### config.mk
export PLATFORM = sky130hd
export DESIGN_NAME = processor_arm
export DESIGN_NICKNAME = processor_arm
export VERILOG_FILES = /design/flow/design.v
export SDC_FILE = /design/flow/constraint.sdc
export NUM_CORES = 4
export LEC_CHECK = 0
export ABC_AREA = 0
export CAP_MARGIN = 20
export CORE_MARGIN = 2
export CORE_UTILIZATION = 72
export CTS_CLUSTER_DIAMETER = 370
export CTS_CLUSTER_SIZE = 10
export PLACE_DENSITY = 0.4
export SETUP_SLACK_MARGIN = -0.27
export SLEW_MARGIN = 20
export TNS_END_PERCENT = 10
### constraint.sdc
create_clock -name core_clock -period 4.7 [get_ports {CLOCK_50}]
set_input_delay 0.9400 -clock core_clock [delete_from_list [all_inputs] [get_ports {CLOCK_50}]]
set_output_delay 0.9400 -clock core_clock [all_outputs]
set_load 0.01 [all_outputs]
### design.v
module adder #(parameter N = 64)
					(input logic [N-1:0] a, b,
					output logic [N-1:0] y);
	assign y = a + b;
endmodule
module alu (input logic [63:0] a, input logic [63:0] b, input logic [3:0] ALUControl,
				output logic [63:0] result, output logic zero);
	always_comb begin
		casez(ALUControl)
			4'b0000: result = a & b;
			4'b0001: result = a | b;
			4'b0010: result = a + b;
			4'b0110: result = a - b;
			4'b0111: result = b;
			default : result = 64'b1;
		endcase
		zero = result === '0 ? '1 : '0;
	end
endmodule
module aludec (input  logic [10:0] funct,  
					input  logic [1:0]  aluop,  
					output logic [3:0] alucontrol);  				
	always_comb
		if (aluop == 2'b00) alucontrol = 4'b0010;			 
		else if (aluop == 2'b01) alucontrol = 4'b0111; 	 
		else if((aluop == 2'b10)  & (funct == 11'b10001011000)) alucontrol = 4'b0010;	 
		else if((aluop == 2'b10)  & (funct == 11'b11001011000)) alucontrol = 4'b0110;	 
		else if((aluop == 2'b10)  & (funct == 11'b10001010000)) alucontrol = 4'b0000;	 
		else if((aluop == 2'b10)  & (funct == 11'b10101010000)) alucontrol = 4'b0001;	 
		else if((aluop == 2'b10)  & (funct == 11'b10010001000 || funct == 11'b10010001001)) alucontrol = 4'b0010;  
		else if((aluop == 2'b10)  & (funct == 11'b11010001000 || funct == 11'b11010001001)) alucontrol = 4'b0110;  
		else alucontrol = 4'b0000;
endmodule
module maindec(
    input logic [10:0] Op,
    output logic Reg2Loc, 
    output logic ALUSrc, 
    output logic MemtoReg, 
    output logic RegWrite, 
    output logic MemRead, 
    output logic MemWrite, 
    output logic Branch,
    output logic [1:0] ALUOp
);
    always_comb begin
        casez (Op)
            11'b111_1100_0010: {Reg2Loc, ALUSrc, MemtoReg, RegWrite, MemRead, MemWrite, Branch, ALUOp} = 9'b011110000; 
            11'b111_1100_0000: {Reg2Loc, ALUSrc, MemtoReg, RegWrite, MemRead, MemWrite, Branch, ALUOp} = 9'b110001000;
            11'b101_1010_0???: {Reg2Loc, ALUSrc, MemtoReg, RegWrite, MemRead, MemWrite, Branch, ALUOp} = 9'b100000101;
            11'b100_0101_1000, 
            11'b110_0101_1000, 
            11'b100_0101_0000, 
            11'b101_0101_0000: {Reg2Loc, ALUSrc, MemtoReg, RegWrite, MemRead, MemWrite, Branch, ALUOp} = 9'b000100010;
				11'b100_1000_100?,
				11'b110_1000_100?: {Reg2Loc, ALUSrc, MemtoReg, RegWrite, MemRead, MemWrite, Branch, ALUOp} = 9'b010100010;
            default: {Reg2Loc, ALUSrc, MemtoReg, RegWrite, MemRead, MemWrite, Branch, ALUOp} = 9'b000000000;
        endcase
    end
endmodule
module controller(input logic [10:0] instr,
						output logic [3:0] AluControl,						
						output logic reg2loc, regWrite, AluSrc, Branch,
											memtoReg, memRead, memWrite);
	logic [1:0] AluOp_s;
	maindec 	decPpal 	(.Op(instr), 
							.Reg2Loc(reg2loc), 
							.ALUSrc(AluSrc), 
							.MemtoReg(memtoReg), 
							.RegWrite(regWrite), 
							.MemRead(memRead), 
							.MemWrite(memWrite), 
							.Branch(Branch), 
							.ALUOp(AluOp_s));	
	aludec 	decAlu 	(.funct(instr), 
							.aluop(AluOp_s), 
							.alucontrol(AluControl));
endmodule
module flopr #(parameter N = 64) (input logic clk,
					input logic reset,
					input logic [N-1:0] d,
					output logic [N-1:0] q);
			always_ff @(posedge clk, posedge reset)
				if (reset) q <= 4'b0;
				else q <= d;
endmodule
module mux2 #(parameter N = 64)
				(input logic [N-1:0] d0, d1,
				input logic s,
				output logic [N-1:0] y);
	assign y = s ? d1 : d0;
endmodule
module sl2 #(parameter N = 64)
				(input logic [N-1:0] a,					
				output logic [N-1:0] y);
	assign y[0] = 1'b0;
	assign y[1] = 1'b0;
	assign y[63:2] = a[61:0];
endmodule
module signext(input logic [31:0] a, output logic [63:0] y);
	always_comb
		casez(a[31:21])
			11'b11111000010,  
			11'b11111000000:  
				y = {{55{a[20]}}, a[20:12]};  
			11'b10110100???:  
				y = {{45{a[23]}}, a[23:5]};  
			11'b100_1000_100?, 11'b110_1000_100?:  
				y = {{52{a[21]}}, a[21:10]};  
			default: y = 0;
		endcase
endmodule
module regfile(input logic clk, input logic we3, input logic [4:0] ra1,
					input logic [4:0] ra2, input logic [4:0] wa3, input logic [63:0] wd3,
					output logic [63:0] rd1, output logic [63:0] rd2);
	logic [63:0] registers [0:30];
	always @(*) begin
	  rd1 <= (ra1 == 5'd31) ? 64'd0 : registers[ra1];
	  rd2 <= (ra2 == 5'd31) ? 64'd0 : registers[ra2];
	end
	always_ff @(posedge clk) begin
	  if (we3 == 1 && wa3 != 5'd31) begin
			registers[wa3] <= wd3;
	  end
	end
endmodule
module fetch #(parameter N = 64)(input logic PCSrc_F,clk,reset,
					input logic [N-1:0] PCBranch_F,
					output logic [N-1:0] imem_addr_F);
	logic [N-1:0] add_out;
	logic [N-1:0] mux2_out;
	mux2 #(N) mux(add_out, PCBranch_F, PCSrc_F, mux2_out);
	flopr #(N) pc(clk, reset, mux2_out, imem_addr_F);
	adder #(N) add(imem_addr_F, N'('d4), add_out);
endmodule
module decode #(parameter N = 64)
					(input logic regWrite_D, reg2loc_D, clk,
					input logic [N-1:0] writeData3_D,
					input logic [31:0] instr_D,
					output logic [N-1:0] signImm_D, readData1_D, readData2_D, 
					input logic [4:0] wa3_D);  
	logic [4:0] ra2;			
	mux2 	#(5) 	ra2mux	(.d0(instr_D[20:16]), .d1(instr_D[4:0]), .s(reg2loc_D), .y(ra2));
	regfile 		registers(.clk(clk), .we3(regWrite_D), .ra1(instr_D[9:5]), .ra2(ra2), .wa3(wa3_D), 
								 .wd3(writeData3_D), .rd1(readData1_D), .rd2(readData2_D));
	signext 		ext		(.a(instr_D), .y(signImm_D));	
endmodule
module execute #(parameter N = 64)  
(
					input logic AluSrc,
					input logic [3:0] AluControl,
					input logic [N-1:0] PC_E, signImm_E, readData1_E, readData2_E,
					output logic [N-1:0] PCBranch_E, aluResult_E, writeData_E,
					output logic zero_E
	);
	logic [N-1:0] MUX_out;
	logic [N-1:0] sl2_out;
	sl2 sl2(signImm_E,sl2_out);
	mux2 mux(readData2_E, signImm_E, AluSrc, MUX_out);
	adder adder(PC_E,sl2_out,PCBranch_E);
	alu alu(readData1_E,MUX_out,AluControl,aluResult_E, zero_E);
	assign writeData_E = readData2_E;
endmodule
module memory 	(input logic Branch_M, zero_M,					
					output logic PCSrc_M);
	assign PCSrc_M = Branch_M & zero_M;
endmodule
module writeback #(parameter N = 64)
					(input logic [N-1:0] aluResult_W, DM_readData_W,
					input logic memtoReg,
					output logic [N-1:0] writeData3_W);					
	mux2 #(64) MtoRmux (.d0(aluResult_W), .d1(DM_readData_W), .s(memtoReg), .y(writeData3_W));
endmodule
module datapath #(parameter N = 64)
					(input logic reset, clk,
					input logic reg2loc,									
					input logic AluSrc,
					input logic [3:0] AluControl,
					input logic	Branch,
					input logic memRead,
					input logic memWrite,
					input logic regWrite,	
					input logic memtoReg,									
					input logic [31:0] IM_readData,
					input logic [N-1:0] DM_readData,
					output logic [N-1:0] IM_addr, DM_addr, DM_writeData,
					output logic DM_writeEnable, DM_readEnable );					
	logic PCSrc;
	logic [N-1:0] PCBranch_E, aluResult_E, writeData_E, writeData3; 
	logic [N-1:0] signImm_D, readData1_D, readData2_D;
	logic zero_E;
	logic [95:0] qIF_ID;
	logic [270:0] qID_EX;
	logic [202:0] qEX_MEM;
	logic [134:0] qMEM_WB;
	fetch 	#(64) 	FETCH 	(.PCSrc_F(PCSrc),
										.clk(clk),
										.reset(reset),
										.PCBranch_F(qEX_MEM[197:134]),
										.imem_addr_F(IM_addr));								
	flopr 	#(96)		IF_ID 	(.clk(clk),
										.reset(reset), 
										.d({IM_addr, IM_readData}),
										.q(qIF_ID));
	decode 	#(64) 	DECODE 	(.regWrite_D(qMEM_WB[134]),
										.reg2loc_D(reg2loc), 
										.clk(clk),
										.writeData3_D(writeData3),
										.instr_D(qIF_ID[31:0]), 
										.signImm_D(signImm_D), 
										.readData1_D(readData1_D),
										.readData2_D(readData2_D),
										.wa3_D(qMEM_WB[4:0]));				
	flopr 	#(271)	ID_EX 	(.clk(clk),
										.reset(reset), 
										.d({AluSrc, AluControl, Branch, memRead, memWrite, regWrite, memtoReg,	
											qIF_ID[95:32], signImm_D, readData1_D, readData2_D, qIF_ID[4:0]}),
										.q(qID_EX));	
	execute 	#(64) 	EXECUTE 	(.AluSrc(qID_EX[270]),
										.AluControl(qID_EX[269:266]),
										.PC_E(qID_EX[260:197]), 
										.signImm_E(qID_EX[196:133]), 
										.readData1_E(qID_EX[132:69]), 
										.readData2_E(qID_EX[68:5]), 
										.PCBranch_E(PCBranch_E), 
										.aluResult_E(aluResult_E), 
										.writeData_E(writeData_E), 
										.zero_E(zero_E));											
	flopr 	#(203)	EX_MEM 	(.clk(clk),
										.reset(reset), 
										.d({qID_EX[265:261], PCBranch_E, zero_E, aluResult_E, writeData_E, qID_EX[4:0]}),
										.q(qEX_MEM));	
	memory				MEMORY	(.Branch_M(qEX_MEM[202]), 
										.zero_M(qEX_MEM[133]), 
										.PCSrc_M(PCSrc));
	assign DM_writeData = qEX_MEM[68:5];
	assign DM_addr = qEX_MEM[132:69];
	assign DM_writeEnable = qEX_MEM[200];
	assign DM_readEnable = qEX_MEM[201];
	flopr 	#(135)	MEM_WB 	(.clk(clk),
										.reset(reset), 
										.d({qEX_MEM[199:198], qEX_MEM[132:69],	DM_readData, qEX_MEM[4:0]}),
										.q(qMEM_WB));
	writeback #(64) 	WRITEBACK (.aluResult_W(qMEM_WB[132:69]), 
										.DM_readData_W(qMEM_WB[68:5]), 
										.memtoReg(qMEM_WB[133]), 
										.writeData3_W(writeData3));		
endmodule
module processor_arm #(parameter N = 64)
							(input logic CLOCK_50, reset,
							output logic [N-1:0] IM_addr,
							input  logic [31:0] IM_readData,
							output logic [N-1:0] DM_writeData, DM_addr,
							output logic DM_writeEnable, DM_readEnable,
							input  logic [N-1:0] DM_readData);
	logic [31:0] q;
	logic [3:0] AluControl;
	logic reg2loc, regWrite, AluSrc, Branch, memtoReg, memRead, memWrite;
	logic [10:0] instr;
	assign q = IM_readData;
	controller 		c 			(.instr(instr), 
									.AluControl(AluControl), 
									.reg2loc(reg2loc), 
									.regWrite(regWrite), 
									.AluSrc(AluSrc), 
									.Branch(Branch),
									.memtoReg(memtoReg), 
									.memRead(memRead), 
									.memWrite(memWrite));
	datapath #(64) dp 		(.reset(reset), 
									.clk(CLOCK_50), 
									.reg2loc(reg2loc), 
									.AluSrc(AluSrc), 
									.AluControl(AluControl), 
									.Branch(Branch), 
									.memRead(memRead),
									.memWrite(memWrite), 
									.regWrite(regWrite), 
									.memtoReg(memtoReg), 
									.IM_readData(q), 
									.DM_readData(DM_readData), 
									.IM_addr(IM_addr), 
									.DM_addr(DM_addr), 
									.DM_writeData(DM_writeData), 
									.DM_writeEnable(DM_writeEnable), 
									.DM_readEnable(DM_readEnable));				
	flopr #(11)		IF_ID_TOP(.clk(CLOCK_50),
									.reset(reset), 
									.d(q[31:21]), 
									.q(instr));
endmodule
### run.sh
#!/bin/bash
# the make line also repeats each setting of config.mk as NAME=value (left out here)
make -C /OpenROAD-flow-scripts/flow DESIGN_CONFIG=/design/flow/config.mk WORK_HOME=/design/flow/orfs CLKGATE_MAP_FILE= finish
==> results_dict.tcl, run 1 <==
# yosys + openroad results
set metrics [dict create \
    skew_ps 80.6 \
    clock_path_buffers 4 \
    fmax_ghz 0.136 \
    critPathBufInv 3 \
    clkPwrFrac_pct 34.0 \
    peakVddDrop_mv 0.498 \
    compound_area_share_pct 8.17 \
    chipArea_um2 181000 \
    rrSetupSlack_ps -2650 \
    ys_types 89 \
    viasPerCell 7.70 \
    post-route-min-period_ps 7350 \
    grt_max_degree 131 \
    worst_setup_path_start_kind "flop" \
    core_um2 176000 \
    edf_count 1984 \
    top_power_group "sequential cells" \
    flop_area_um2 77600 \
    comb-power_uw 12700 \
    hpwl_mm 286 \
    reg2reg_depth 29 \
    grt_usage_pct 53.1 \
    fp-utilization_pct 72.5 \
    warning_count 40 \
    cts_root_buffer "clkbuf_16" \
    drt_iter0_markers 21100 \
    seq_power_share_pct 46.4 \
    ff_type "edfxtp_1" \
    area_delta_synth_final_pct 17.2 \
    p_per_area_nw_per_um2 433 \
    worstMarginPinSlew_ps 1280 \
    ys_ff 2705 \
    p_sw_uw 18600 \
    wire_per_inst_um 35.8 \
    simple_gate_area_share_pct 12.6 \
    cts_tree "done" \
    whs_ps 338 \
    slew_violations 0 \
    clock_latency_ps 1010 \
    drt_pass1_iterations 17 \
    ctsHtreeMaxLevel 5 \
    path_clk_slew_ps 50 \
    ys_area_um2 128000 \
    setup_tns_ps -31060 \
    overflow 0 \
    min_period_over_period_pct 156 \
    min_path_cells 0 \
    path_depth 29 \
    worstHoldStart "dp.IF_ID.q[41]" \
    fillers 7833 \
    postRouteAntennaNets 0 \
    ys_sh_xor_pct 1.49 \
    r2r-start "dp.ID_EX.q[270]" \
    setup_violations 61 \
    post-route-drc-count 0 \
    grt_setup_unrepaired "yes" \
    crit_path_max_incr_delay_ps 590 \
    yosysMostFrequentCell "nand2_1" \
    nets 11200 \
    logic_family "simple AND/OR/NAND/NOR gates" \
    leakage_uw 0.0566 \
    holdBufCountCts 0 \
    netlist_top_cells_count "2265 x nand2_1, 1984 x edfxtp_1, 721 x dfrtp_1" \
    power.internal_uw 46200 \
    ys_seq_share_pct 60.7 \
    top_area_share_pct 46.6 \
    port_buffers 291 \
    grt_pass1_wl_mm 690 \
    postSynthCellCount 10100 \
    crit_type "reg -> reg" \
    die_h_um 425 \
    synth.cell_area_um2 128000 \
    outcome "complete, but fails checks" \
    drt-total-wl_mm 481 \
    switching_share_pct 28.7 \
    async_flop_share_pct 26.7 \
    synthMuxAreaShare_pct 12.2 \
    finalHoldViolations 0 \
    path_delay_family "simple AND/OR/NAND/NOR gates" \
    grt_antenna_before_repair 38 \
    clock-sinks 2705 \
    arrival_ps 8190 \
    synthAdderAreaFrac_pct 1.70 \
    io_pins 292 \
    critPathCapture "dp.EX_MEM.q[133]" \
    ys_cells 10100 \
    share_comb_of_total_power_pct 19.6 \
    reg2reg_to "dp.EX_MEM.q[133]" \
    synth_warnings 11 \
    powerClk_uw 22000 \
    cts_buffers 320 \
    logic_area_um2 47100 \
    min_to "dp.ID_EX.q[206]" \
    finalWeightedCongestion 1.04 \
    critical_path.endpoint_type "flop" \
    slew_headroom_pct 14.3 \
    hold_class "reg -> reg" \
    vias 104000 \
    synth_area_leader_cell "edfxtp_1" \
    grt_pass1_vias 104000 \
    violations "negative setup slack" \
    cp_slowest_cell "or4_4" \
    syn_nets 10300 \
    fp.dieW_um 425 \
    syn_area_per_cell_um2 12.6 \
    worst-path-max-fanout 7 \
    std_cell_rows 154 \
    area_leaders "edfxtp_1 47%, dfrtp_1 14%, mux4_2 10%, nand2_1 6.7%, a311oi_1 2.6%" \
    worstPathRequired_ps 5540 \
    fin_ws_ps -2650 \
    max_cap_violations 0 \
    worstSetupStartpoint "dp.ID_EX.q[270]" \
    powerSeq_uw 30100 \
]
## layer usage
layer	part of all wire [%]	GRT usage (%)
met1	29	64.2
met5	0.063	0.741
met3	18	23.6
met4	10	38.8
met2	42	75.8
## timing repair
action                     CTS  global route
cloned                       0             1
setup endpoints to repair   43            55
resized                    100            81
setup buffers                8             5
hold endpoints to repair     0             0
pin swaps                   31            22
## area by class of cell
class | count | area share, %
clock buffer | 444 | 5.79
timing repair buffer | 1375 | 8.67
multi-input combinational | 6477 | 31.5
tap | 2340 | 1.96
clock inverter | 3 | 0.0167
inverter | 83 | 0.212
sequential | 2705 | 51.9
antenna | 17 | 0.0284
## metrics by stage
step           util, %  instances  power, µW  setup slack (ps)  instance area [µm²]
6_report          84.9      13400      64800             -2650               150000
5_1_grt           84.9      13400      65900             -2980               150000
4_1_cts           84.7      13400      63700             -2720               149000
3_5_place_dp      79.5      13000      42000             -3450               140000
3_3_place_gp      79.5      13000      41700             -3260               140000
2_1_floorplan        -      10100      35900             -6120               128000
==> inputs of run 2 (changes only) <==
ABC_AREA = default   (was 0)
CORE_UTILIZATION = 70   (was 72)
CTS_CLUSTER_DIAMETER = 219   (was 370)
CTS_CLUSTER_SIZE = 30   (was 10)
GPL_ROUTABILITY_DRIVEN = 0   (was default)
PLACE_DENSITY = default   (was 0.4)
PLACE_DENSITY_LB_ADDON = 0.05   (was default)
SETUP_SLACK_MARGIN = -0.13   (was -0.27)
TNS_END_PERCENT = 55   (was 10)
clock period = 13.0 ns   (was 4.7 ns; I/O delays follow)
==> results_dict.tcl, run 2 <==
# yosys + openroad results
set metrics [dict create \
    drt-total-wl_mm 402 \
    min_path_cells 0 \
    top_area_share_pct 46.6 \
    clock_latency_ps 840 \
    leakage_uw 0.0486 \
    power.internal_uw 13100 \
    core_um2 181000 \
    finalHoldViolations 0 \
    ctsHtreeMaxLevel 3 \
    wire_per_inst_um 32.8 \
    path_delay_family "simple AND/OR/NAND/NOR gates" \
    critical_path.endpoint_type "flop" \
    chipArea_um2 186000 \
    synthAdderAreaFrac_pct 1.70 \
    critPathCapture "dp.EX_MEM.q[133]" \
    seq_power_share_pct 59.1 \
    synth_area_leader_cell "edfxtp_1" \
    viasPerCell 7.40 \
    ys_types 89 \
    vias 90800 \
    drt_iter0_markers 15100 \
    warning_count 97 \
    timing.critical_path.mode_cell "or4_1" \
    grt_max_degree 208 \
    hold_class "reg -> reg" \
    ff_type "edfxtp_1" \
    grt_use_met1_pct 58.2 \
    post-route-min-period_ps 9820 \
    peakVddDrop_mv 0.117 \
    io_pins 292 \
    worstSetupStartpoint "dp.ID_EX.q[270]" \
    setup_tns_ps 0 \
    async_flop_share_pct 26.7 \
    grt_usage_pct 43.1 \
    reg2reg_depth 27 \
    ys_area_um2 128000 \
    ys_seq_share_pct 60.7 \
    powerSeq_uw 10900 \
    ys_sh_xor_pct 1.49 \
    met2_usage_pct 62.4 \
    top_power_group "sequential cells" \
    netlist_top_cells_count "2265 x nand2_1, 1984 x edfxtp_1, 721 x dfrtp_1" \
    min_period_over_period_pct 75.6 \
    worstHoldStart "dp.EX_MEM.q[3]" \
    nets 10100 \
    synth.cell_area_um2 128000 \
    post-route-drc-count 0 \
    crit_path_max_incr_delay_ps 950 \
    use_met3_pct 12.1 \
    holdBufCountCts 0 \
    crit_type "reg -> reg" \
    worstPathRequired_ps 13740 \
    slew_headroom_pct 7.10 \
    clock-sinks 2705 \
    place_area_um2 132000 \
    cts_resized 0 \
    cts_tree "done" \
    slew_violations 0 \
    grt_setup_unrepaired "no" \
    area_delta_synth_final_pct 5.45 \
    clock_path_buffers 3 \
    p_per_area_nw_per_um2 137 \
    worstMarginPinSlew_ps 1390 \
    grt_antenna_before_repair 23 \
    yosysMostFrequentCell "nand2_1" \
    arrival_ps 10560 \
    worst-path-max-fanout 59 \
    logic_family "simple AND/OR/NAND/NOR gates" \
    switching_share_pct 29.5 \
    drt_pass1_iterations 9 \
    reg2reg_to "dp.EX_MEM.q[133]" \
    min_to "dp.MEM_WB.q[3]" \
    syn_area_per_cell_um2 12.6 \
    synthMuxAreaShare_pct 12.2 \
    clkPwrFrac_pct 22.0 \
    ys_ff 2705 \
    edf_count 1984 \
    max_cap_violations 0 \
    compound_area_share_pct 8.17 \
    overflow 0 \
    critPathBufInv 1 \
    area_leaders "edfxtp_1 47%, dfrtp_1 14%, mux4_2 10%, nand2_1 6.7%, a311oi_1 2.6%" \
    share_comb_of_total_power_pct 18.9 \
    ys_cells 10100 \
    postSynthCellCount 10100 \
    fp.dieW_um 431 \
    fp-utilization_pct 70.6 \
    outcome "no timing/DRC/antenna violations" \
    simple_gate_area_share_pct 12.6 \
    post_cts_buffers 0 \
    postRouteAntennaNets 0 \
    rrSetupSlack_ps 3180 \
    port_buffers 291 \
    r2r-start "dp.ID_EX.q[270]" \
    hpwl_mm 244 \
    setup_violations 0 \
    synth_warnings 11 \
    die_h_um 431 \
    fin_area_um2 135000 \
    powerClk_uw 4080 \
    syn_nets 10300 \
    fmax_ghz 0.102 \
    path_depth 27 \
    grt_pass1_vias 86600 \
    worst_setup_path_start_kind "flop" \
    std_cell_rows 156 \
    skew_ps 46.1 \
    p_sw_uw 5450 \
    path_clk_slew_ps 120 \
    grt_pass1_wl_mm 580 \
    cts_root_buffer "clkbuf_16" \
    grt_busiest_layer "met2" \
    cp_slowest_cell "dfrtp_4" \
    comb-power_uw 3490 \
    cts_buffers 100 \
]
-- run 2: final cells by class --
class,count,area (µm²)
repair buffers,459,4440
multi-input cells,6477,46500
diodes,12,30.0
clock inverters,4,75.1
well taps,2370,2970
fillers,11400,46400
flip-flops and latches,2705,77600
clock buffers,158,2810
inverters,83,315
-- run 2: layer usage --
metal / wire length [µm] / vias to the layer above
met4: 33000 / 16
met5: 107 / -
li1: - / 37200
met1: 133000 / 44500
met2: 174000 / 7466
met3: 61600 / 1612
-- run 2: through the flow --
step / hold slack (ps) / util (%) / setup slack, ps / cells / power [µW]
after global routing: 364 / 74.4 / 2860 / 12300 / 19000
final: 357 / 74.4 / 3180 / 12300 / 18500
after floorplan: 331 / - / 524 / 10100 / 13000
after detailed placement: 335 / 72.8 / 3240 / 12100 / 14500
after global placement: 333 / 72.8 / 3330 / 12100 / 14400
after CTS: 360 / 74.4 / 3140 / 12300 / 18400
==> inputs of run 3 (changes only) <==
CORE_UTILIZATION = 34   (was 70)
CTS_CLUSTER_SIZE = 75   (was 30)
GPL_ROUTABILITY_DRIVEN = 1   (was 0)
GPL_TIMING_DRIVEN = 0   (was default)
MAX_ROUTING_LAYER = met4   (was default)
MIN_ROUTING_LAYER = met2   (was default)
PLACE_DENSITY = 0.85   (was default)
PLACE_DENSITY_LB_ADDON = default   (was 0.05)
TNS_END_PERCENT = 40   (was 55)
clock period = 5.65 ns   (was 13.0 ns; I/O delays follow)
==> results_dict.tcl, run 3 <==
# implementation run metrics
set metrics [dict create \
    syn_nets 10300 \
    logic_family "simple AND/OR/NAND/NOR gates" \
    synth.cell_area_um2 128000 \
    compound_area_share_pct 8.17 \
    cts_buffers 42 \
    stop_stage "global routing" \
    ys_seq_share_pct 60.7 \
    edf_count 1984 \
    ys_sh_xor_pct 1.49 \
    synthMuxAreaShare_pct 12.2 \
    dp.cells 15600 \
    core_um2 375000 \
    grt_usage_pct 45.4 \
    io_pins 292 \
    ctsHtreeMaxLevel 2 \
    syn_area_per_cell_um2 12.6 \
    simple_gate_area_share_pct 12.6 \
    tool.error "[ERROR GRT-0232] Routing congestion too high. Check the congestion heatmap in the GUI." \
    clock-sinks 2705 \
    ys_cells 10100 \
    postSynthCellCount 10100 \
    overflow 1 \
    ys_types 89 \
    cts_root_buffer "clkbuf_16" \
    outcome "did not finish" \
    synth_warnings 11 \
    synth_area_leader_cell "edfxtp_1" \
    area_leaders "edfxtp_1 47%, dfrtp_1 14%, mux4_2 10%, nand2_1 6.7%, a311oi_1 2.6%" \
    yosysMostFrequentCell "nand2_1" \
    chipArea_um2 381000 \
    ff_type "edfxtp_1" \
    clock_path_buffers 3 \
    fp-utilization_pct 34.1 \
    std_cell_rows 225 \
    netlist_top_cells_count "2265 x nand2_1, 1984 x edfxtp_1, 721 x dfrtp_1" \
    top_area_share_pct 46.6 \
    ys_ff 2705 \
    die_h_um 617 \
    synthAdderAreaFrac_pct 1.70 \
    port_buffers 291 \
    hpwl_mm 398 \
    finalWeightedCongestion 1.16 \
    ys_area_um2 128000 \
    fp.dieW_um 617 \
    async_flop_share_pct 26.7 \
]
==> run 3: metal layers <==
| layer | GRT overflow | global-route usage [%] |
|---|---|---|
| met5 | - | - |
| met4 | 0 | 30.2 |
| met3 | 0 | 49.5 |
| met2 | 1 | 49.2 |
| met1 | - | - |
==> run 3: repair_timing <==
item                                   4_1_cts
cloned                                       0
endpoints found under the hold margin        0
pin swaps                                   49
gates resized                              382
setup endpoints to repair                  127
buffers inserted                            64
hold buffers                                 0
==> run 3: metrics by stage <==
step           total power, µW  cell area (µm²)  hold WS (ps)  setup slack [ps]  TNS [ps]
4_1_cts                  42400           144000           359             -2480    -15220
3_3_place_gp             35000           137000           332             -9780         -
3_5_place_dp             35200           141000           335             -6230   -240340
2_1_floorplan            29800           128000           331             -5360  -3863780
==> inputs of run 4 (changes only) <==
CAP_MARGIN = 0   (was 20)
CORE_UTILIZATION = 72   (was 34)
CTS_CLUSTER_DIAMETER = 29   (was 219)
CTS_CLUSTER_SIZE = 36   (was 75)
GPL_ROUTABILITY_DRIVEN = default   (was 1)
GPL_TIMING_DRIVEN = default   (was 0)
MAX_ROUTING_LAYER = default   (was met4)
MIN_ROUTING_LAYER = default   (was met2)
PLACE_DENSITY = default   (was 0.85)
SETUP_SLACK_MARGIN = 1.63   (was -0.13)
TNS_END_PERCENT = default   (was 40)
clock period = 5.93 ns   (was 5.65 ns; I/O delays follow)
==> results_dict.tcl, run 4 <==
# implementation run metrics
set metrics [dict create \
    edf_count 1984 \
    syn_area_per_cell_um2 12.6 \
    fp-utilization_pct 72.5 \
    tool.error "Error: global_route.tcl, 121 DRT-9419" \
    area_leaders "edfxtp_1 47%, dfrtp_1 14%, mux4_2 10%, nand2_1 6.7%, a311oi_1 2.6%" \
    ys_ff 2705 \
    simple_gate_area_share_pct 12.6 \
    finalWeightedCongestion 1.03 \
    holdBufCountCts 0 \
    ff_type "edfxtp_1" \
    std_cell_rows 154 \
    logic_family "simple AND/OR/NAND/NOR gates" \
    ctsHtreeMaxLevel 5 \
    clock-sinks 2705 \
    synth_warnings 11 \
    hpwl_mm 268 \
    place_area_um2 138000 \
    async_flop_share_pct 26.7 \
    ys_types 89 \
    synth.cell_area_um2 128000 \
    fp.dieW_um 425 \
    postSynthCellCount 10100 \
    synth_area_leader_cell "edfxtp_1" \
    ys_sh_xor_pct 1.49 \
    top_area_share_pct 46.6 \
    ys_area_um2 128000 \
    syn_nets 10300 \
    core_um2 176000 \
    ys_cells 10100 \
    compound_area_share_pct 8.17 \
    cts_root_buffer "clkbuf_16" \
    netlist_top_cells_count "2265 x nand2_1, 1984 x edfxtp_1, 721 x dfrtp_1" \
    port_buffers 291 \
    clock_path_buffers 4 \
    yosysMostFrequentCell "nand2_1" \
    die_h_um 425 \
    outcome "did not finish" \
    synthMuxAreaShare_pct 12.2 \
    ys_seq_share_pct 60.7 \
    io_pins 292 \
    chipArea_um2 181000 \
    cts_buffers 487 \
    synthAdderAreaFrac_pct 1.70 \
    stop_stage "global routing" \
]
==> run 4: per-stage QoR <==
step	util, %	total power (µW)	setup slack, ps	hold slack, ps	cells
CTS	88.9	61900	-1500	347	13700
detailed placement	78.1	33000	-1930	335	12700
global placement	78.1	32800	-1860	333	12700
floorplan	-	28400	-5130	331	10100
==> run 4: timing repair <==
item                                    in CTS
cloned                                      15
endpoints found under the setup margin     125
setup buffers                               52
pin swaps                                  108
resized                                    315
==> inputs of run 5 (changes only) <==
CAP_MARGIN = 20   (was 0)
CORE_UTILIZATION = 10   (was 72)
CTS_CLUSTER_DIAMETER = default   (was 29)
CTS_CLUSTER_SIZE = default   (was 36)
SETUP_SLACK_MARGIN = default   (was 1.63)
clock period = 11.7 ns   (was 5.93 ns; I/O delays follow)
==> results_dict.tcl, run 5 <==
# yosys + openroad results
set metrics [dict create \
    outcome "no timing/DRC/antenna violations" \
    switching_share_pct 28.9 \
    fmax_ghz 0.106 \
    ys_area_um2 128000 \
    simple_gate_area_share_pct 12.6 \
    grt_setup_unrepaired "no" \
    netlist_top_cells_count "2265 x nand2_1, 1984 x edfxtp_1, 721 x dfrtp_1" \
    grt_antenna_before_repair 89 \
    drt_pass1_iterations 8 \
    critPathCapture "dp.EX_MEM.q[133]" \
    worstMarginPinSlew_ps 1250 \
    top_power_group "sequential cells" \
    compound_area_share_pct 8.17 \
    ys_seq_share_pct 60.7 \
    p_per_area_nw_per_um2 162 \
    synth_warnings 11 \
    post_cts_buffers 0 \
    chipArea_um2 1290000 \
    timing.critical_path.mode_cell "or4_1" \
    cts_tree "done" \
    vias 90600 \
    fin_cells 27200 \
    area_leaders "edfxtp_1 47%, dfrtp_1 14%, mux4_2 10%, nand2_1 6.7%, a311oi_1 2.6%" \
    wire_per_inst_um 18.1 \
    syn_area_per_cell_um2 12.6 \
    ys_types 89 \
    min_path_cells 0 \
    holdBufCountCts 0 \
    cts_resized 0 \
    worstSetupStartpoint "dp.ID_EX.q[270]" \
    area_delta_synth_final_pct 25.4 \
    comb-power_uw 3900 \
    postRouteAntennaNets 0 \
    slew_violations 0 \
    powerClk_uw 9600 \
    min_period_over_period_pct 81.0 \
    warning_count 131 \
    grt_pass1_wl_mm 681 \
    viasPerCell 3.32 \
    ctsHtreeMaxLevel 5 \
    std_cell_rows 415 \
    grt_max_degree 185 \
    overflow 0 \
    port_buffers 291 \
    cts_root_buffer "clkbuf_16" \
    logic_family "simple AND/OR/NAND/NOR gates" \
    top_area_share_pct 46.6 \
    cts_buffers 293 \
    setup_violations 0 \
    critPathBufInv 1 \
    dp.cells 26600 \
    max_cap_violations 0 \
    yosysMostFrequentCell "nand2_1" \
    place_area_um2 150000 \
    core_um2 1280000 \
    cp_slowest_cell "nor4_2" \
    r2r-start "dp.ID_EX.q[270]" \
    post-route-drc-count 0 \
    ys_ff 2705 \
    arrival_ps 10270 \
    finalHoldViolations 0 \
    fin_area_um2 160000 \
    grt_usage_pct 7.25 \
    peakVddDrop_mv 0.127 \
    drt-total-wl_mm 494 \
    share_comb_of_total_power_pct 15.0 \
    worstPathCellList "buf_4 > mux2_2 > nor4_2 > and3_1 > nand3_1 > nand3b_1 > or4_1 > nor3_1 > o2111ai_1 > nand2_1 > xor2_1 > ha_1 > a21o_1 > a21o_1 > a221oi_1 > o21ai_0 > a2111oi_1 > o31ai_1 > xnor2_1 > a221o_1 > or4b_1 > or4_1 > or4_1 > nor4_2" \
    die_h_mm 1.13 \
    postSynthCellCount 10100 \
    reg2reg_depth 24 \
    ys_sh_xor_pct 1.49 \
    synthMuxAreaShare_pct 12.2 \
    drt_iter0_markers 11400 \
    hpwl_mm 309 \
    synthAdderAreaFrac_pct 1.70 \
    clkPwrFrac_pct 36.9 \
    crit_path_max_incr_delay_ps 860 \
    clock_path_buffers 4 \
    leakage_uw 0.0521 \
    clock_latency_ps 950 \
    post-route-min-period_ps 9470 \
    worst-path-max-fanout 61 \
    p_total_uw 26000 \
    ys_cells 10100 \
    path_depth 24 \
    grt_pass1_vias 87400 \
    rrSetupSlack_ps 2230 \
    p_sw_uw 7520 \
    fp-utilization_pct 10.0 \
    fp.dieW_mm 1.13 \
    edf_count 1984 \
    power.internal_uw 18500 \
    seq_power_share_pct 48.0 \
    path_delay_family "simple AND/OR/NAND/NOR gates" \
    synth.cell_area_um2 128000 \
    clock-sinks 2705 \
    skew_ps 93.9 \
    synth_area_leader_cell "edfxtp_1" \
    path_clk_slew_ps 60 \
    syn_nets 10300 \
    io_pins 292 \
    min_to "dp.ID_EX.q[219]" \
    async_flop_share_pct 26.7 \
    setup_tns_ps 0 \
    reg2reg_to "dp.EX_MEM.q[133]" \
    worstPathRequired_ps 12500 \
    worst_setup_path_start_kind "flop" \
    hold_class "reg -> reg" \
    critical_path.endpoint_type "flop" \
    powerSeq_uw 12500 \
    worstHoldStart "dp.IF_ID.q[54]" \
    nets 10300 \
    ff_type "edfxtp_1" \
    crit_type "reg -> reg" \
    finalWeightedCongestion 0.890 \
    slew_headroom_pct 15.7 \
]
## run 5: area by class of cell
| class | instances | area, µm² |
|---|---|---|
| fillers | 143000 | 1120000 |
| flip-flops and latches | 2705 | 77700 |
| multi-input cells | 6477 | 46500 |
| well taps | 16900 | 21100 |
| clock buffers | 400 | 8260 |
| repair buffers | 469 | 4580 |
| clock inverters | 137 | 1610 |
| inverters | 83 | 315 |
| diodes | 87 | 218 |
## run 5: per-stage QoR
stage                     util, %  setup WS, ps  hold WS, ps
after global routing         12.6          2030          345
after global placement       11.8          2230          332
after detailed placement     11.8          2410          335
after floorplan                 -          -516          331
final                        12.6          2230          326
after CTS                    12.5          2360          332
## run 5: per-layer routing
metal	vias up	share of wire, %	global-route usage, %
li1	37900	-	-
met1	46000	37	8.86
met2	5523	47	12.0
met3	1108	9.7	1.43
met4	34	5.7	4.04
met5	-	0.054	0
==> inputs of run 6 (changes only) <==
ABC_AREA = 1   (was default)
CORE_UTILIZATION = 70   (was 10)
CTS_CLUSTER_DIAMETER = 29   (was default)
CTS_CLUSTER_SIZE = 43   (was default)
SETUP_SLACK_MARGIN = 0.13   (was default)
clock period = 5.27 ns   (was 11.7 ns; I/O delays follow)
==> results_dict.tcl, run 6 <==
# implementation run metrics
set metrics [dict create \
    ys_types 55 \
    ys_sh_xor_pct 1.09 \
    place_area_um2 138000 \
    synthMuxAreaShare_pct 0.546 \
    finalWeightedCongestion 1.03 \
    syn_nets 14400 \
    hpwl_mm 321 \
    area_leaders "edfxtp_1 45%, dfrtp_1 14%, nand2_1 9.6%, nand3_1 5.7%, o21ai_0 5.5%" \
    synthAdderAreaFrac_pct 1.24 \
    holdBufCountCts 0 \
    clock-sinks 2705 \
    ys_ff 2705 \
    synth.cell_area_um2 132000 \
    stop_stage "global routing" \
    die_h_um 438 \
    syn_area_per_cell_um2 9.28 \
    compound_area_share_pct 11.9 \
    ff_type "edfxtp_1" \
    cts_buffers 482 \
    edf_count 1984 \
    core_um2 188000 \
    ys_seq_share_pct 58.8 \
    yosysMostFrequentCell "nand2_1" \
    outcome "did not finish" \
    chipArea_um2 192000 \
    synth_warnings 11 \
    clock_path_buffers 4 \
    dp.cells 16500 \
    postSynthCellCount 14200 \
    simple_gate_area_share_pct 20.6 \
    async_flop_share_pct 26.7 \
    synth_area_leader_cell "edfxtp_1" \
    fp-utilization_pct 70.3 \
    netlist_top_cells_count "3369 x nand2_1, 1984 x edfxtp_1, 1510 x nand3_1" \
    fp.dieW_um 438 \
    io_pins 292 \
    std_cell_rows 159 \
    ys_area_um2 132000 \
    top_area_share_pct 45.2 \
    ctsHtreeMaxLevel 5 \
    port_buffers 291 \
    logic_family "simple AND/OR/NAND/NOR gates" \
    ys_cells 14200 \
    cts_root_buffer "clkbuf_16" \
]
==> run 6: what timing repair did <==
item,in CTS
setup buffers,6
setup endpoints to repair,1
pin swaps,27
gates resized,67
==> run 6: metrics by stage <==
step / worst slack [ps] / power [µW] / TNS (ps)
4_1_cts: 137 / 68000 / 0
3_5_place_dp: -100 / 36400 / -100
3_3_place_gp: -66.0 / 36200 / -66.0
2_1_floorplan: -5660 / 31400 / -4080660
==> inputs of run 7 (changes only) <==
ABC_AREA = default   (was 1)
CAP_MARGIN = 15   (was 20)
SETUP_SLACK_MARGIN = 1.68   (was 0.13)
clock period = 5.87 ns   (was 5.27 ns; I/O delays follow)
==> results_dict.tcl, run 7 <==
# yosys + openroad results
set metrics [dict create \
    outcome "complete, but fails checks" \
    violations "negative setup slack" \
    hold_class "reg -> reg" \
    cts_tree "done" \
    edf_count 1984 \
    powerSeq_uw 24100 \
    grt_antenna_before_repair 50 \
    cp_slowest_cell "or4_4" \
    worst-path-max-fanout 23 \
    power.internal_uw 46100 \
    setup_violations 8 \
    wl_met3_mm 95.8 \
    port_buffers 291 \
    path_clk_slew_ps 50 \
    area_delta_synth_final_pct 25.0 \
    chipArea_um2 186000 \
    syn_area_per_cell_um2 12.6 \
    io_pins 292 \
    hpwl_mm 268 \
    nets 11200 \
    warning_count 57 \
    slew_headroom_pct 8.19 \
    p_sw_uw 18200 \
    leakage_uw 0.0606 \
    drt-met1-wl_mm 150 \
    top_area_share_pct 46.6 \
    synth_warnings 11 \
    logic_family "simple AND/OR/NAND/NOR gates" \
    rrSetupSlack_ps -1460 \
    worstHoldStart "dp.EX_MEM.q[79]" \
    finalHoldViolations 0 \
    grt_setup_unrepaired "yes" \
    min_path_cells 0 \
    crit_type "reg -> reg" \
    synthMuxAreaShare_pct 12.2 \
    worst_setup_path_start_kind "flop" \
    grt_pass1_vias 105000 \
    reg2reg_to "dp.EX_MEM.q[133]" \
    postRouteAntennaNets 0 \
    share_comb_of_total_power_pct 17.0 \
    fp.dieW_um 431 \
    compound_area_share_pct 8.17 \
    maxUsedRoutingLayer "met5" \
    clock-sinks 2705 \
    synth.cell_area_um2 128000 \
    arrival_ps 8240 \
    worstPathRequired_ps 6780 \
    fp-utilization_pct 70.6 \
    die_h_um 431 \
    p_per_area_nw_per_um2 402 \
    ff_type "edfxtp_1" \
    finalWeightedCongestion 1.07 \
    post-route-min-period_ps 7330 \
    cts_root_buffer "clkbuf_16" \
    whs_ps 333 \
    flop_area_um2 77600 \
    drt-total-wl_mm 525 \
    clock_path_buffers 4 \
    yosysMostFrequentCell "nand2_1" \
    critPathCapture "dp.EX_MEM.q[133]" \
    peakVddDrop_mv 0.422 \
    vias 108000 \
    comb-power_uw 10900 \
    wl_met2_mm 220 \
    std_cell_rows 156 \
    min_to "dp.MEM_WB.q[79]" \
    grt_max_degree 142 \
    skew_ps 98.7 \
    wire_per_inst_um 38.0 \
    synth_area_leader_cell "edfxtp_1" \
    powerClk_uw 29200 \
    cts_buffers 487 \
    worstSetupStartpoint "dp.ID_EX.q[270]" \
    netlist_top_cells_count "2265 x nand2_1, 1984 x edfxtp_1, 721 x dfrtp_1" \
    ys_ff 2705 \
    dp.cells 12700 \
    ys_seq_share_pct 60.7 \
    synthAdderAreaFrac_pct 1.70 \
    postSynthCellCount 10100 \
    ys_cells 10100 \
    fin_cells 13800 \
    crit_path_max_incr_delay_ps 560 \
    path_depth 32 \
    ys_sh_xor_pct 1.49 \
    overflow 0 \
    ys_types 89 \
    core_um2 181000 \
    path_delay_family "simple AND/OR/NAND/NOR gates" \
    drt_pass1_iterations 12 \
    min_period_over_period_pct 125 \
    simple_gate_area_share_pct 12.6 \
    max_cap_violations 0 \
    r2r-start "dp.ID_EX.q[270]" \
    switching_share_pct 28.3 \
    fin_ws_ps -1460 \
    critPathBufInv 8 \
    top_power_group "the clock network" \
    grt_pass1_wl_mm 695 \
    async_flop_share_pct 26.7 \
    slew_violations 0 \
    post-route-drc-count 0 \
    ys_area_um2 128000 \
    logic_area_um2 49100 \
    holdBufCountCts 0 \
    fillers 7129 \
    p_total_uw 64300 \
    reg2reg_depth 32 \
    clkPwrFrac_pct 45.5 \
    seq_power_share_pct 37.6 \
    syn_nets 10300 \
    worstMarginPinSlew_ps 1340 \
    area_leaders "edfxtp_1 47%, dfrtp_1 14%, mux4_2 10%, nand2_1 6.7%, a311oi_1 2.6%" \
    ctsHtreeMaxLevel 5 \
    fmax_ghz 0.136 \
    viasPerCell 7.84 \
    critical_path.endpoint_type "flop" \
    clock_latency_ps 1070 \
    drt_iter0_markers 21100 \
    grt_usage_pct 51.8 \
]
run 7: routing by layer:
metal | up-vias | global-route usage (%)
li1 | 40000 | -
met1 | 51200 | 62.7
met2 | 12700 | 75.9
met3 | 4329 | 19.5
met4 | 52 | 39.7
met5 | - | 0
run 7: metrics by stage:
| step | setup slack, ps | cell area [µm²] | utilization [%] | setup TNS, ps |
|---|---|---|---|---|
| after floorplan | -5180 | 128000 | - | -3735700 |
| after global placement | -1660 | 138000 | 76.0 | -6070 |
| after detailed placement | -1750 | 138000 | 76.1 | -6510 |
| after CTS | -1610 | 157000 | 86.5 | -3080 |
| after global routing | -1740 | 160000 | 88.2 | -5300 |
| final | -1460 | 160000 | 88.2 | -3370 |
run 7: what timing repair did:
action | 4_1_cts | 5_1_grt
gates resized | 355 | 344
gates cloned | 2 | 30
setup buffers | 56 | 63
hold endpoints to repair | 0 | 0
pin swaps | 136 | 124
endpoints found under the setup margin | 139 | 130
run 7: cell type report:
type	count	share of cell area, %
Antenna cell	25	0.0392
Clock buffer	570	8.11
Clock inverter	327	2.45
Inverter	83	0.199
Multi-Input combinational cell	6480	30.7
Sequential cell	2705	48.6
Tap cell	2370	1.86
Timing Repair Buffer	1256	8.00
==> inputs of run 8 (changes only) <==
CAP_MARGIN = 20   (was 15)
CORE_UTILIZATION = 65   (was 70)
CTS_CLUSTER_DIAMETER = 50   (was 29)
CTS_CLUSTER_SIZE = default   (was 43)
HOLD_SLACK_MARGIN = -0.05   (was default)
SETUP_SLACK_MARGIN = default   (was 1.68)
TNS_END_PERCENT = 5   (was default)
clock period = 8.96 ns   (was 5.87 ns; I/O delays follow)
==> results_dict.tcl, run 8 <==
# yosys + openroad results
set metrics [dict create \
    outcome "no timing/DRC/antenna violations" \
    comb-power_uw 5250 \
    async_flop_share_pct 26.7 \
    ys_ff 2705 \
    path_depth 26 \
    postSynthCellCount 10100 \
    skew_ps 69.6 \
    fin_area_um2 143000 \
    port_buffers 291 \
    drt_iter0_markers 14100 \
    leakage_uw 0.0524 \
    grt_usage_pct 43.6 \
    clock_latency_ps 950 \
    slew_violations 0 \
    area_leaders "edfxtp_1 47%, dfrtp_1 14%, mux4_2 10%, nand2_1 6.7%, a311oi_1 2.6%" \
    finalWeightedCongestion 1.03 \
    min_to "dp.ID_EX.q[200]" \
    wire_per_inst_um 33.8 \
    reg2reg_to "dp.EX_MEM.q[133]" \
    ys_cells 10100 \
    postRouteAntennaNets 0 \
    switching_share_pct 28.0 \
    critical_path.endpoint_type "flop" \
    cp_slowest_cell "or4_1" \
    p_total_uw 33600 \
    p_sw_uw 9400 \
    timing.critical_path.mode_cell "o21ai_0" \
    synth.cell_area_um2 128000 \
    finalHoldViolations 0 \
    powerClk_uw 12500 \
    ys_types 89 \
    power.internal_uw 24200 \
    fmax_ghz 0.117 \
    top_area_share_pct 46.6 \
    worst-path-max-fanout 76 \
    viasPerCell 7.19 \
    ff_type "edfxtp_1" \
    p_per_area_nw_per_um2 236 \
    grt_antenna_before_repair 26 \
    fin_ws_ps 442 \
    slew_headroom_pct 13.3 \
    post-route-min-period_ps 8520 \
    edf_count 1984 \
    drt-total-wl_mm 437 \
    crit_type "reg -> reg" \
    netlist_top_cells_count "2265 x nand2_1, 1984 x edfxtp_1, 721 x dfrtp_1" \
    syn_area_per_cell_um2 12.6 \
    simple_gate_area_share_pct 12.6 \
    post-route-drc-count 0 \
    syn_nets 10300 \
    area_delta_synth_final_pct 11.6 \
    min_period_over_period_pct 95.1 \
    powerSeq_uw 15900 \
    path_clk_slew_ps 60 \
    drt-met1-wl_mm 149 \
    crit_path_max_incr_delay_ps 610 \
    compound_area_share_pct 8.17 \
    grt_pass1_vias 90800 \
    warning_count 77 \
    worstSetupStartpoint "dp.ID_EX.q[270]" \
    yosysMostFrequentCell "nand2_1" \
    place_ws_ps 285 \
    rrSetupSlack_ps 440 \
    r2r-start "dp.ID_EX.q[270]" \
    die_h_um 447 \
    ys_area_um2 128000 \
    cts_buffers 308 \
    path_delay_family "simple AND/OR/NAND/NOR gates" \
    peakVddDrop_mv 0.233 \
    setup_violations 0 \
    logic_family "simple AND/OR/NAND/NOR gates" \
    clock_path_buffers 4 \
    seq_power_share_pct 47.2 \
    std_cell_rows 162 \
    cts_tree "done" \
    fp-utilization_pct 65.5 \
    wl_met2_mm 191 \
    share_comb_of_total_power_pct 15.6 \
    overflow 0 \
    synthAdderAreaFrac_pct 1.70 \
    fp.dieW_um 447 \
    synthMuxAreaShare_pct 12.2 \
    maxUsedRoutingLayer "met5" \
    worstPathRequired_ps 9750 \
    synth_area_leader_cell "edfxtp_1" \
    holdBufCountCts 0 \
    clkPwrFrac_pct 37.2 \
    hold_class "reg -> reg" \
    clock-sinks 2705 \
    arrival_ps 9310 \
    reg2reg_depth 26 \
    ys_seq_share_pct 60.7 \
    nets 10300 \
    worstMarginPinSlew_ps 1300 \
    hpwl_mm 266 \
    wl_met3_mm 60.6 \
    ctsHtreeMaxLevel 5 \
    place_area_um2 133000 \
    grt_max_degree 189 \
    synth_warnings 11 \
    worstHoldStart "dp.IF_ID.q[35]" \
    vias 92900 \
    worst_setup_path_start_kind "flop" \
    min_path_cells 0 \
    max_cap_violations 0 \
    core_um2 195000 \
    top_power_group "sequential cells" \
    chipArea_um2 200000 \
    cts_root_buffer "clkbuf_16" \
    drt_pass1_iterations 8 \
    critPathCapture "dp.EX_MEM.q[133]" \
    io_pins 292 \
    ys_sh_xor_pct 1.49 \
    grt_pass1_wl_mm 624 \
    critPathBufInv 3 \
]
-- run 8: stage by stage --
stage / setup TNS, ps / util [%] / hold slack (ps) / cells
floorplan: -1952260 / - / 331 / 10100
global placement: 0 / 67.9 / 333 / 12400
detailed placement: 0 / 67.9 / 336 / 12400
CTS: 0 / 73.1 / 334 / 12900
global route: -27.9 / 73.1 / 342 / 12900
finish: 0 / 73.1 / 340 / 12900
-- run 8: repair_timing --
action / in CTS / in global routing
gates resized: 0 / 5
buffers inserted: 0 / 2
setup endpoints to repair: 0 / 1
-- run 8: routing by layer --
layer,up-vias,global-route usage [%]
met3,1742,12.2
met1,45900,57.5
met2,7442,63.9
li1,37800,-
met5,-,0
met4,18,28.8
-- run 8: layout make-up --
cell class | instances | area (µm²)
Sequential cell | 2705 | 77600
Fill cell | 12400 | 52500
Multi-Input combinational cell | 6477 | 46500
Clock buffer | 415 | 8700
Timing Repair Buffer | 489 | 4870
Tap cell | 2624 | 3280
Clock inverter | 126 | 1310
Inverter | 83 | 315
Antenna cell | 10 | 25.0
==> inputs of run 9 (changes only) <==
ABC_AREA = 0   (was default)
CELL_PAD_IN_SITES_DETAIL_PLACEMENT = 1   (was default)
CELL_PAD_IN_SITES_GLOBAL_PLACEMENT = 1   (was default)
CORE_UTILIZATION = 46   (was 65)
CTS_CLUSTER_DIAMETER = 106   (was 50)
GPL_ROUTABILITY_DRIVEN = 0   (was default)
GPL_TIMING_DRIVEN = 1   (was default)
HOLD_SLACK_MARGIN = -0.03   (was -0.05)
MAX_ROUTING_LAYER = met4   (was default)
MIN_ROUTING_LAYER = met1   (was default)
SETUP_SLACK_MARGIN = 1.84   (was default)
TNS_END_PERCENT = 70   (was 5)
clock period = 10.6 ns   (was 8.96 ns; I/O delays follow)
==> results_dict.tcl, run 9 <==
# yosys + openroad results
set metrics [dict create \
    synthAdderAreaFrac_pct 1.70 \
    crit_type "reg -> reg" \
    ctsHtreeMaxLevel 5 \
    fmax_ghz 0.120 \
    ys_ff 2705 \
    worstMarginPinSlew_ps 1300 \
    power.internal_uw 20300 \
    whs_ps 334 \
    edf_count 1984 \
    drt-total-wl_mm 493 \
    clock-sinks 2705 \
    powerClk_uw 10600 \
    synth.cell_area_um2 128000 \
    share_comb_of_total_power_pct 15.9 \
    top_area_share_pct 46.6 \
    post-route-drc-count 0 \
    synth_warnings 11 \
    clock_path_buffers 4 \
    reg2reg_to "dp.EX_MEM.q[133]" \
    ys_types 89 \
    top_power_group "sequential cells" \
    path_delay_family "simple AND/OR/NAND/NOR gates" \
    powerSeq_uw 13500 \
    grt_pass1_wl_mm 696 \
    ff_type "edfxtp_1" \
    place_ws_ps 1440 \
    leakage_uw 0.0523 \
    grt_pass1_vias 93100 \
    clock_latency_ps 940 \
    synth_area_leader_cell "edfxtp_1" \
    postSynthCellCount 10100 \
    std_cell_rows 193 \
    p_per_area_nw_per_um2 199 \
    holdBufCountCts 0 \
    critPathCapture "dp.EX_MEM.q[133]" \
    fillers 27400 \
    worst-path-max-fanout 13 \
    area_delta_synth_final_pct 12.6 \
    ys_sh_xor_pct 1.49 \
    min_period_over_period_pct 78.9 \
    grt_max_degree 160 \
    critical_path.endpoint_type "flop" \
    path_depth 27 \
    cts_buffers 303 \
    setup_violations 0 \
    clkPwrFrac_pct 36.9 \
    critPathBufInv 2 \
    grt_antenna_before_repair 39 \
    ys_area_um2 128000 \
    worst_setup_path_start_kind "flop" \
    warning_count 78 \
    cts_tree "done" \
    skew_ps 63.3 \
    worstHoldStart "dp.ID_EX.q[2]" \
    area_leaders "edfxtp_1 47%, dfrtp_1 14%, mux4_2 10%, nand2_1 6.7%, a311oi_1 2.6%" \
    netlist_top_cells_count "2265 x nand2_1, 1984 x edfxtp_1, 721 x dfrtp_1" \
    path_clk_slew_ps 60 \
    fin_ws_ps 2230 \
    ys_seq_share_pct 60.7 \
    grt_usage_pct 35.6 \
    compound_area_share_pct 8.17 \
    flop_area_um2 77700 \
    cts_root_buffer "clkbuf_16" \
    seq_power_share_pct 47.2 \
    overflow 0 \
    worstSetupStartpoint "dp.ID_EX.q[270]" \
    core_um2 276000 \
    async_flop_share_pct 26.7 \
    postRouteAntennaNets 0 \
    cp_slowest_cell "or4_4" \
    reg2reg_depth 27 \
    hpwl_mm 306 \
    logic_family "simple AND/OR/NAND/NOR gates" \
    outcome "no timing/DRC/antenna violations" \
    drt_pass1_iterations 5 \
    io_pins 292 \
    hold_class "reg -> reg" \
    r2r-start "dp.ID_EX.q[270]" \
    die_h_um 531 \
    syn_nets 10300 \
    fp-utilization_pct 46.2 \
    slew_headroom_pct 13.7 \
    comb-power_uw 4540 \
    port_buffers 291 \
    nets 10300 \
    grt_setup_unrepaired "no" \
    worstPathRequired_ps 11380 \
    finalHoldViolations 0 \
    post-route-min-period_ps 8370 \
    ys_cells 10100 \
    vias 91300 \
    simple_gate_area_share_pct 12.6 \
    max_cap_violations 0 \
    rrSetupSlack_ps 2230 \
    wire_per_inst_um 35.1 \
    slew_violations 0 \
    fp.dieW_um 531 \
    syn_area_per_cell_um2 12.6 \
    synthMuxAreaShare_pct 12.2 \
    chipArea_um2 282000 \
    p_sw_uw 8310 \
    crit_path_max_incr_delay_ps 590 \
    viasPerCell 6.51 \
    min_to "dp.EX_MEM.q[2]" \
    yosysMostFrequentCell "nand2_1" \
    peakVddDrop_mv 0.134 \
    switching_share_pct 29.0 \
    arrival_ps 9150 \
    logic_area_um2 46500 \
    drt_iter0_markers 9624 \
    min_path_cells 0 \
]
run 9: per-layer routing:
metal | vias to the layer above | share of wire, % | global-route usage (%)
li1 | 37900 | - | -
met1 | 48400 | 41 | 48.0
met2 | 4105 | 47 | 55.2
met3 | 963 | 7.7 | 4.56
met4 | 0 | 4.5 | 14.1
met5 | - | 0 | -
run 9: stage by stage:
step           total power [µW]  setup TNS (ps)  utilization (%)  instances  area (µm²)
6_report                  28600               0             52.0      14000      144000
5_1_grt                   29400               0             52.0      14000      144000
4_1_cts                   28700               0             52.0      14000      144000
3_5_place_dp              18200               0             48.5      13500      134000
3_3_place_gp              18100               0             48.4      13500      134000
2_1_floorplan             15900        -1006310                -      10100      128000
run 9: cell type report:
class / instances / area share, %
Tap cell: 3705 / 3.22
Multi-Input combinational cell: 6477 / 32.3
Clock buffer: 414 / 6.00
Timing Repair Buffer: 491 / 3.40
Clock inverter: 137 / 0.829
Sequential cell: 2705 / 54.0
Antenna cell: 17 / 0.0296
Inverter: 83 / 0.219
run 9: what timing repair did:
item,in CTS,in global routing
pin swaps,0,1
setup buffers,0,0
endpoints found under the setup margin,1,1
gates resized,3,9
==> inputs of run 10 (changes only) <==
ABC_AREA = 1   (was 0)
CELL_PAD_IN_SITES_DETAIL_PLACEMENT = default   (was 1)
CELL_PAD_IN_SITES_GLOBAL_PLACEMENT = default   (was 1)
CORE_UTILIZATION = 34   (was 46)
CTS_CLUSTER_DIAMETER = 219   (was 106)
CTS_CLUSTER_SIZE = 75   (was default)
GPL_ROUTABILITY_DRIVEN = 1   (was 0)
GPL_TIMING_DRIVEN = 0   (was 1)
HOLD_SLACK_MARGIN = default   (was -0.03)
MIN_ROUTING_LAYER = met2   (was met1)
PLACE_DENSITY_LB_ADDON = 0.03   (was default)
SETUP_SLACK_MARGIN = -0.13   (was 1.84)
TNS_END_PERCENT = 40   (was 70)
clock period = 5.65 ns   (was 10.6 ns; I/O delays follow)
==> results_dict.tcl, run 10 <==
# implementation run metrics
set metrics [dict create \
    async_flop_share_pct 26.7 \
    cts_buffers 44 \
    finalWeightedCongestion 1.42 \
    edf_count 1984 \
    yosysMostFrequentCell "nand2_1" \
    synth_area_leader_cell "edfxtp_1" \
    port_buffers 291 \
    grt_usage_pct 84.8 \
    synthAdderAreaFrac_pct 1.24 \
    tool.error "[ERROR GRT-0116] Global routing finished with congestion. Check the congestion regions in the DRC Viewer." \
    fp-utilization_pct 34.2 \
    ys_seq_share_pct 58.8 \
    area_leaders "edfxtp_1 45%, dfrtp_1 14%, nand2_1 9.6%, nand3_1 5.7%, o21ai_0 5.5%" \
    ys_ff 2705 \
    ys_cells 14200 \
    simple_gate_area_share_pct 20.6 \
    fp.dieW_um 627 \
    postSynthCellCount 14200 \
    synth_warnings 11 \
    clock_path_buffers 3 \
    netlist_top_cells_count "3369 x nand2_1, 1984 x edfxtp_1, 1510 x nand3_1" \
    die_h_um 627 \
    compound_area_share_pct 11.9 \
    cts_root_buffer "clkbuf_16" \
    syn_nets 14400 \
    syn_area_per_cell_um2 9.28 \
    chipArea_um2 393000 \
    top_area_share_pct 45.2 \
    synthMuxAreaShare_pct 0.546 \
    synth.cell_area_um2 132000 \
    ctsHtreeMaxLevel 2 \
    hpwl_mm 721 \
    stop_stage "global routing" \
    ys_types 55 \
    io_pins 292 \
    ys_sh_xor_pct 1.09 \
    outcome "did not finish" \
    std_cell_rows 228 \
    ys_area_um2 132000 \
    logic_family "simple AND/OR/NAND/NOR gates" \
    overflow 4763 \
    ff_type "edfxtp_1" \
    clock-sinks 2705 \
    core_um2 386000 \
    dp.cells 20000 \
]
## run 10: routing by layer
metal,overflow,GRT usage [%]
met1,-,-
met2,906,87.0
met3,3337,92.5
met4,520,67.2
met5,-,-
## run 10: through the flow
step	area [µm²]	setup WS [ps]	hold slack, ps
CTS	151000	-363	385
floorplan	132000	-5360	331
global placement	141000	-10410	333
detailed placement	149000	-1880	335
## run 10: repair_timing
item	in CTS
hold buffers	0
gates resized	158
pin swaps	19
setup endpoints to repair	25
buffers inserted	12
==> inputs of run 11 (changes only) <==
ABC_AREA = default   (was 1)
CORE_UTILIZATION = 65   (was 34)
CTS_CLUSTER_DIAMETER = 50   (was 219)
CTS_CLUSTER_SIZE = default   (was 75)
GPL_ROUTABILITY_DRIVEN = default   (was 1)
GPL_TIMING_DRIVEN = default   (was 0)
MAX_ROUTING_LAYER = default   (was met4)
MIN_ROUTING_LAYER = default   (was met2)
PLACE_DENSITY_LB_ADDON = default   (was 0.03)
SETUP_SLACK_MARGIN = default   (was -0.13)
TNS_END_PERCENT = 5   (was 40)
clock period = 9.43 ns   (was 5.65 ns; I/O delays follow)
==> results_dict.tcl, run 11 <==
# yosys + openroad results
set metrics [dict create \
    outcome "no timing/DRC/antenna violations" \
    syn_nets 10300 \
    grt_usage_pct 42.5 \
    reg2reg_depth 27 \
    switching_share_pct 27.8 \
    drt-total-wl_mm 425 \
    path_delay_family "simple AND/OR/NAND/NOR gates" \
    ys_cells 10100 \
    power.internal_uw 22900 \
    crit_type "reg -> reg" \
    edf_count 1984 \
    core_um2 195000 \
    grt_pass1_wl_mm 611 \
    die_h_um 447 \
    ys_sh_xor_pct 1.49 \
    simple_gate_area_share_pct 12.6 \
    post-route-min-period_ps 9000 \
    clkPwrFrac_pct 37.0 \
    overflow 0 \
    area_leaders "edfxtp_1 47%, dfrtp_1 14%, mux4_2 10%, nand2_1 6.7%, a311oi_1 2.6%" \
    fillers 12500 \
    ys_area_um2 128000 \
    synthMuxAreaShare_pct 12.2 \
    fmax_ghz 0.111 \
    top_power_group "sequential cells" \
    postSynthCellCount 10100 \
    p_total_uw 31700 \
    hold_class "reg -> reg" \
    wire_per_inst_um 32.9 \
    hpwl_mm 259 \
    cts_buffers 306 \
    async_flop_share_pct 26.7 \
    cts_tree "done" \
    flop_area_um2 77600 \
    synth_area_leader_cell "edfxtp_1" \
    grt_antenna_before_repair 25 \
    cp_slowest_cell "or4_1" \
    seq_power_share_pct 47.6 \
    skew_ps 88.6 \
    worstPathRequired_ps 10250 \
    path_depth 27 \
    worst-path-max-fanout 9 \
    grt_setup_unrepaired "no" \
    powerSeq_uw 15100 \
    compound_area_share_pct 8.17 \
    logic_area_um2 46500 \
    slew_headroom_pct 12.3 \
    powerClk_uw 11700 \
    critPathBufInv 1 \
    leakage_uw 0.0522 \
    peakVddDrop_mv 0.205 \
    worst_setup_path_start_kind "flop" \
    syn_area_per_cell_um2 12.6 \
    comb-power_uw 4880 \
    worstSetupStartpoint "dp.ID_EX.q[270]" \
    postRouteAntennaNets 0 \
    rrSetupSlack_ps 430 \
    post-route-drc-count 0 \
    r2r-start "dp.ID_EX.q[270]" \
    ys_ff 2705 \
    reg2reg_to "dp.EX_MEM.q[133]" \
    logic_family "simple AND/OR/NAND/NOR gates" \
    ff_type "edfxtp_1" \
    holdBufCountCts 0 \
    drt_pass1_iterations 8 \
    crit_path_max_incr_delay_ps 700 \
    warning_count 95 \
    clock-sinks 2705 \
    fp.dieW_um 447 \
    io_pins 292 \
    synth_warnings 11 \
    place_area_um2 133000 \
    port_buffers 291 \
    drt_iter0_markers 13800 \
    timing.critical_path.mode_cell "or4_1" \
    min_period_over_period_pct 95.4 \
    p_sw_uw 8810 \
    grt_max_degree 161 \
    finalWeightedCongestion 1.02 \
    p_per_area_nw_per_um2 223 \
    synthAdderAreaFrac_pct 1.70 \
    share_comb_of_total_power_pct 15.4 \
    fin_area_um2 142000 \
    slew_violations 0 \
    min_to "dp.ID_EX.q[202]" \
    vias 92000 \
    finish.utilization_pct 73.0 \
    std_cell_rows 162 \
    cts_root_buffer "clkbuf_16" \
    path_clk_slew_ps 60 \
    fp-utilization_pct 65.5 \
    ctsHtreeMaxLevel 5 \
    area_delta_synth_final_pct 11.4 \
    min_path_cells 0 \
    whs_ps 325 \
    ys_types 89 \
    max_cap_violations 0 \
    ys_seq_share_pct 60.7 \
    worstHoldStart "dp.IF_ID.q[37]" \
    yosysMostFrequentCell "nand2_1" \
    viasPerCell 7.12 \
    netlist_top_cells_count "2265 x nand2_1, 1984 x edfxtp_1, 721 x dfrtp_1" \
    critical_path.endpoint_type "flop" \
    synth.cell_area_um2 128000 \
    arrival_ps 9820 \
    setup_violations 0 \
    clock_path_buffers 4 \
    worstMarginPinSlew_ps 1300 \
    nets 10300 \
    grt_pass1_vias 90000 \
    top_area_share_pct 46.6 \
    clock_latency_ps 980 \
    chipArea_um2 200000 \
    finalHoldViolations 0 \
    critPathCapture "dp.EX_MEM.q[133]" \
]
-- run 11: through the flow --
stage | setup WS, ps | setup TNS [ps] | instances
after floorplan | -2330 | -1681170 | 10100
after CTS | 433 | 0 | 12900
final | 429 | 0 | 12900
after global routing | 27.2 | 0 | 12900
after global placement | 522 | 0 | 12400
after detailed placement | 434 | 0 | 12400
-- run 11: final cells by class --
type                            instances  area share, %
Antenna cell                            8         0.0141
Timing Repair Buffer                  486           3.39
Multi-Input combinational cell       6477           32.6
Tap cell                             2624           2.31
Clock inverter                        118          0.828
Clock buffer                          417           6.07
Inverter                               83          0.221
Sequential cell                      2705           54.5
-- run 11: metal layers --
metal | track usage (%) | up-vias | wire length [µm]
met3 | 11.0 | 1560 | 58100
met1 | 56.9 | 45600 | 148000
li1 | - | 37800 | -
met2 | 63.3 | 7031 | 189000
met5 | 0 | - | 83
met4 | 25.6 | 12 | 30100
-- run 11: repair_timing --
| action | in CTS | in global routing |
|---|---|---|
| gates resized | 0 | 1 |
| setup buffers | 0 | 0 |
| endpoints found under the setup margin | 0 | 1 |
Power figures rest on the tool's default switching activity, not on a simulated workload.
